## Cordic
module Cordic(
	input clk, 
	input [12:0] x_0,
	input [12:0] y_0,
	input [12:0] z_0,
	output [12:0] x_N,
	output [12:0] y_N,
	output [12:0] z_N
);
Size in the first run: about 4000 cells after synthesis, about 390 flip-flops, roughly 79 I/O pins, about 29000 sq um of cells after synthesis.
Settings: LEC_CHECK=0, ABC_AREA=1, CAP_MARGIN=20, CELL_PAD_IN_SITES_DETAIL_PLACEMENT=0, CORE_ASPECT_RATIO=0.93, CORE_MARGIN=2, CORE_UTILIZATION=25, CTS_CLUSTER_SIZE=43, GPL_TIMING_DRIVEN=0, MIN_ROUTING_LAYER=met2, PLACE_DENSITY_LB_ADDON=0.01, SLEW_MARGIN=40; clock period 3.63 ns.
run.sh (not shown) runs the stock make flow with config.mk's settings and CLKGATE_MAP_FILE=.
The first run finished with design-rule violations left.
==> next run, changes <==
- ABC_AREA: 1 -> unset
- CELL_PAD_IN_SITES_DETAIL_PLACEMENT: 0 -> unset
- CORE_ASPECT_RATIO: 0.93 -> unset
- CORE_UTILIZATION: 25 -> 72
- CTS_CLUSTER_DIAMETER: unset -> 374
- CTS_CLUSTER_SIZE: 43 -> 100
- GPL_TIMING_DRIVEN: 0 -> unset
- MIN_ROUTING_LAYER: met2 -> unset
- PLACE_DENSITY_LB_ADDON: 0.01 -> unset
- SLEW_MARGIN: 40 -> 20
- clock period: 3.63 -> 1.41 ns (I/O delays scaled with it)
Result: The changed run ended with an error in 3_5_place_dp (DPL-0038); area after synthesis drops by 10%; die size drops by about 70%; synthesized cell count drops by 28%.
==> next run, changes <==
- CORE_UTILIZATION: 72 -> 40
- CTS_CLUSTER_DIAMETER: 374 -> unset
- CTS_CLUSTER_SIZE: 100 -> unset
- clock period: 1.41 -> 3.2 ns (I/O delays scaled with it)
This time the run passed the timing, design-rule and antenna checks.
Area after synthesis is unchanged.
Die size came out higher by 78%.
Synthesized cell count does not change.

* * *

== job 101 ==
Cordic again, from the RTL that the note above started with.
make LEC_CHECK=0 ABC_AREA=1 CAP_MARGIN=20 CORE_MARGIN=2 CORE_UTILIZATION=72 CTS_CLUSTER_DIAMETER=374 CTS_CLUSTER_SIZE=100 SETUP_SLACK_MARGIN=0.42 SLEW_MARGIN=20 TNS_END_PERCENT=5 finish   # period 1.41 ns
Run status, job 101: aborted in clock tree synthesis, error DPL-0038
Inputs modified between job 101 and job 102:
- clearing TNS_END_PERCENT, which used to be 5
- clearing SETUP_SLACK_MARGIN, which used to be 0.42
- clearing CTS_CLUSTER_DIAMETER, which used to be 374
- clearing CTS_CLUSTER_SIZE, which used to be 100
- clearing ABC_AREA, which used to be 1
- swapping 72 for 53 in CORE_UTILIZATION
- swapping 1.41 for 3.11 in the clock period (ns, I/O delays scaled along)
Notes after the runs:
When job 102 is measured against job 101, its synthesized-area fraction occupied by adder cells turns out 2.1 points higher.
Number of buffers added on ports: job 102 vs job 101 identical
The parity-gate share of the synthesized area counting xor and xnor cells number comes out lower for job 101 vs job 102.
Looking at sequential cell area fraction in the yosys report, job 102 sits 3.1 points higher than job 101 does.
Floorplan net count for job 102: 25% down relative to job 101
Re cell area after synthesis: job 101 was higher than job 102.
Placed cell area, job 102 and job 101: lower on job 102
Re mux contribution to synthesized area: job 102 and job 101 aren't equal, and the higher value belongs to job 102.
Job 102 ended with every stage complete and zero timing, DRC or antenna violations.
Full die area is higher on job 102

* * *

== exp/garnet ==
The RTL this note starts from:
==> flow/design.v <==
`timescale 1ns / 1ps
module CordicMachine(
	input clk,
	input [12:0] x_0,
	input [12:0] y_0,
	input [12:0] z_0,
	input [31:0] stage,
	output reg [12:0] x_N,
	output reg [12:0] y_N,
	output reg [12:0] z_N
);
	reg [12:0] arctan [12:0];
	initial begin
	arctan[0] = 13'b0101101000000;
	arctan[1] = 13'b0011010100100;
	arctan[2] = 13'b0001110000010;
	arctan[3] = 13'b0000111001000;
	arctan[4] = 13'b0000011100100;
	arctan[5] = 13'b0000001110010;
	arctan[6] = 13'b0000000111001;
	arctan[7] = 13'b0000000011100;
	arctan[8] = 13'b0000000001110;
	arctan[9] = 13'b0000000000111;
	arctan[10] = 13'b0000000000011;
	arctan[11] = 13'b0000000000001;
	arctan[12] = 13'b0000000000000;
	end
	wire signed [12:0] x_s = x_0;
	wire signed [12:0] y_s = y_0;
	wire [12:0] x_sh = x_s >>> stage;
	wire [12:0] y_sh = y_s >>> stage;
	always @(posedge clk) begin
		if (stage != 10) begin
			x_N <= z_0[12] ? x_0 + y_sh : x_0 - y_sh;
			y_N <= z_0[12] ? y_0 - x_sh : y_0 + x_sh;
			z_N <= z_0[12] ? z_0 + arctan[stage] : z_0 - arctan[stage];
		end
	end
endmodule
`timescale 1ns / 1ps
module Cordic(
	input clk, 
	input [12:0] x_0,
	input [12:0] y_0,
	input [12:0] z_0,
	output [12:0] x_N,
	output [12:0] y_N,
	output [12:0] z_N
);
	wire [12:0] x0, y0, z0;
	wire [12:0] x1, y1, z1;
	wire [12:0] x2, y2, z2;
	wire [12:0] x3, y3, z3;
	wire [12:0] x4, y4, z4;
	wire [12:0] x5, y5, z5;
	wire [12:0] x6, y6, z6;
	wire [12:0] x7, y7, z7;
	wire [12:0] x8, y8, z8;
	wire [12:0] x9, y9, z9;
	CordicMachine C1 (.clk(clk), .x_0(x_0), .y_0(y_0), .z_0(z_0), .stage(0), .x_N(x0), .y_N(y0), .z_N(z0));
	CordicMachine C2 (.clk(clk), .x_0(x0), .y_0(y0), .z_0(z0), .stage(1), .x_N(x1), .y_N(y1), .z_N(z1));
	CordicMachine C3 (.clk(clk), .x_0(x1), .y_0(y1), .z_0(z1), .stage(2), .x_N(x2), .y_N(y2), .z_N(z2));
	CordicMachine C4 (.clk(clk), .x_0(x2), .y_0(y2), .z_0(z2), .stage(3), .x_N(x3), .y_N(y3), .z_N(z3));
	CordicMachine C5 (.clk(clk), .x_0(x3), .y_0(y3), .z_0(z3), .stage(4), .x_N(x4), .y_N(y4), .z_N(z4));
	CordicMachine C6 (.clk(clk), .x_0(x4), .y_0(y4), .z_0(z4), .stage(5), .x_N(x5), .y_N(y5), .z_N(z5));
	CordicMachine C7 (.clk(clk), .x_0(x5), .y_0(y5), .z_0(z5), .stage(6), .x_N(x6), .y_N(y6), .z_N(z6));
	CordicMachine C8 (.clk(clk), .x_0(x6), .y_0(y6), .z_0(z6), .stage(7), .x_N(x7), .y_N(y7), .z_N(z7));
	CordicMachine C9 (.clk(clk), .x_0(x7), .y_0(y7), .z_0(z7), .stage(8), .x_N(x8), .y_N(y8), .z_N(z8));
	CordicMachine C10 (.clk(clk), .x_0(x8), .y_0(y8), .z_0(z8), .stage(9), .x_N(x9), .y_N(y9), .z_N(z9));
	assign x_N = x9;
	assign y_N = y9;
	assign z_N = z9;
endmodule
make LEC_CHECK=0 ABC_AREA=1 CAP_MARGIN=0 CELL_PAD_IN_SITES_DETAIL_PLACEMENT=0 CORE_ASPECT_RATIO=1.16 CORE_MARGIN=2 CORE_UTILIZATION=72 CTS_CLUSTER_DIAMETER=353 CTS_CLUSTER_SIZE=79 HOLD_SLACK_MARGIN=-0.02 MIN_ROUTING_LAYER=met1 PLACE_DENSITY_LB_ADDON=0.01 SETUP_SLACK_MARGIN=0.6 SLEW_MARGIN=20 finish   # period 2.02 ns
exp/garnet terminated abnormally: 4_1_cts reported DPL-0038.
Input-level comparison between exp/indigo and exp/garnet:
- clearing ABC_AREA, which used to be 1
- clearing CELL_PAD_IN_SITES_DETAIL_PLACEMENT, which used to be 0
- swapping 0 for 20 in CAP_MARGIN
- clearing CTS_CLUSTER_DIAMETER, which used to be 353
- putting TNS_END_PERCENT at 5 where nothing was set
- clearing CTS_CLUSTER_SIZE, which used to be 79
- clearing SETUP_SLACK_MARGIN, which used to be 0.6
- clearing HOLD_SLACK_MARGIN, which used to be -0.02
- clearing CORE_ASPECT_RATIO, which used to be 1.16
- clearing MIN_ROUTING_LAYER, which used to be met1
- swapping 0.01 for 0.27 in PLACE_DENSITY_LB_ADDON
- swapping 2.02 for 2.66 in the clock period (ns, I/O delays scaled along)
## What came out
The portion of the post-synthesis area used by sequential elements reported for exp/indigo is greater than that of exp/garnet by 3.1 points. Run status, exp/indigo: aborted in 5_1_grt, error GRT-0232. Instance count after placement with tap cells included in exp/indigo is 1342 below exp/garnet. Count of different cell masters after synthesis went up by more than half going from exp/garnet to exp/indigo. Looking at synthesized cell count, exp/indigo sits below exp/garnet. Per the comparison of exp/indigo with exp/garnet, basic-gate share of the synthesized area counting and, or, nand and nor cells shrank by 12 points, yosys-reported design area after synthesis shrank by about 10%, area fraction in compound gates after synthesis grew by 6.3 points, total core area shrank by 9.8%.
--- input diff exp/indigo..exp/cedar ---
- an added SETUP_SLACK_MARGIN of 0.57
- an added CTS_CLUSTER_DIAMETER of 52
- an added CTS_CLUSTER_SIZE of 39
- a deleted PLACE_DENSITY_LB_ADDON that had been 0.27
- a deleted TNS_END_PERCENT that had been 5
- a change of the clock period (ns, I/O delays scaled along) from 2.66 to 3.27
--- outcome ---
- exp/cedar: complete, dirty (capacitance limit, slew limit, setup timing)
- Number of clock sinks: exp/cedar vs exp/indigo identical
- Looking at last weighted congestion value of the routability-driven placer, exp/cedar sits below exp/indigo.
- Per the comparison of exp/cedar with exp/indigo, post-place instance area moved down, register share after synthesis comparable, compound-gate portion of the synthesized area stayed essentially flat, total standard cell area after synthesis held.
- Post-synth area from yosys stat came out exactly the same in exp/indigo and exp/cedar.
- When the final numbers for exp/indigo and exp/cedar were put side by side, the count of buffers added by post-CTS timing repair for setup turned out to be greater in exp/cedar.
- [exp/cedar vs exp/indigo] count of cells resized by post-cts repair: higher in exp/cedar
Setup changes, exp/cedar to exp/onyx
- a change of CORE_UTILIZATION from 72 to 56
- a deleted CTS_CLUSTER_DIAMETER that had been 52
- a change of SETUP_SLACK_MARGIN from 0.57 to 0.68
- a change of the clock period (ns, I/O delays scaled along) from 3.27 to 2.32
Findings:
exp/cedar has higher detail-routed net length per standard cell than exp/onyx. Relative to exp/cedar, layout-stage area growth over the synthesis result has increased by 33 points in exp/onyx. [exp/onyx] flow finished | final checks: failed | reasons: setup timing. The worst hold slack in exp/onyx sits 180 ps below the value recorded for exp/cedar. exp/cedar ended up with C9.x_N[12]$_DFF_P_ as its endpoint of the most critical setup path; exp/onyx ended up with C7.x_N[11]$_DFF_P_. exp/onyx vs. exp/cedar: global-route usage now sits lower, met3 layer wire length in the routed design now sits lower, share of cell area taken by muxes after synthesis now sits at about the same level.
The inputs of exp/xenon differ from those of exp/onyx as listed below.
- CTS_CLUSTER_DIAMETER: unset -> 26
- SETUP_SLACK_MARGIN: 0.68 -> 0.47
- MAX_ROUTING_LAYER: unset -> met4
- CORE_UTILIZATION: 56 -> 71
- CTS_CLUSTER_SIZE: 39 -> unset
- the clock period (ns, I/O delays scaled along): 2.32 -> 3.2
==> results <==
exp/xenon is listed as incomplete: the tool reported an error in 5_1_grt and the run ended there.
Compared exp/xenon vs exp/onyx, and number of instances resized during post-cts repair is down in exp/xenon.
In the metrics for exp/onyx and exp/xenon, the one carrying the higher placeable core area is exp/onyx.
Taking exp/onyx as the reference point, the TritonCTS buffer count of exp/xenon rises by 100%.
Diff exp/onyx -> exp/xenon | final RePlAce weighted congestion | increase of 3.4%
exp/onyx has a lower share of the core filled by cells before placement than exp/xenon.
Re share of synthesized area occupied by flip-flops and latches: no difference whatsoever between exp/onyx and exp/xenon.
Between exp/onyx and exp/xenon, the flow reports count of standard-cell rows decreasing by more than 10%.
exp/xenon -> exp/onyx: proportion of synthesized flip-flops having asynchronous set or reset delta 0, exact match
Area enclosed by the die boundary in exp/xenon is 21% lower than in exp/onyx
exp/xenon vs exp/onyx: total cell area at the placement stage down
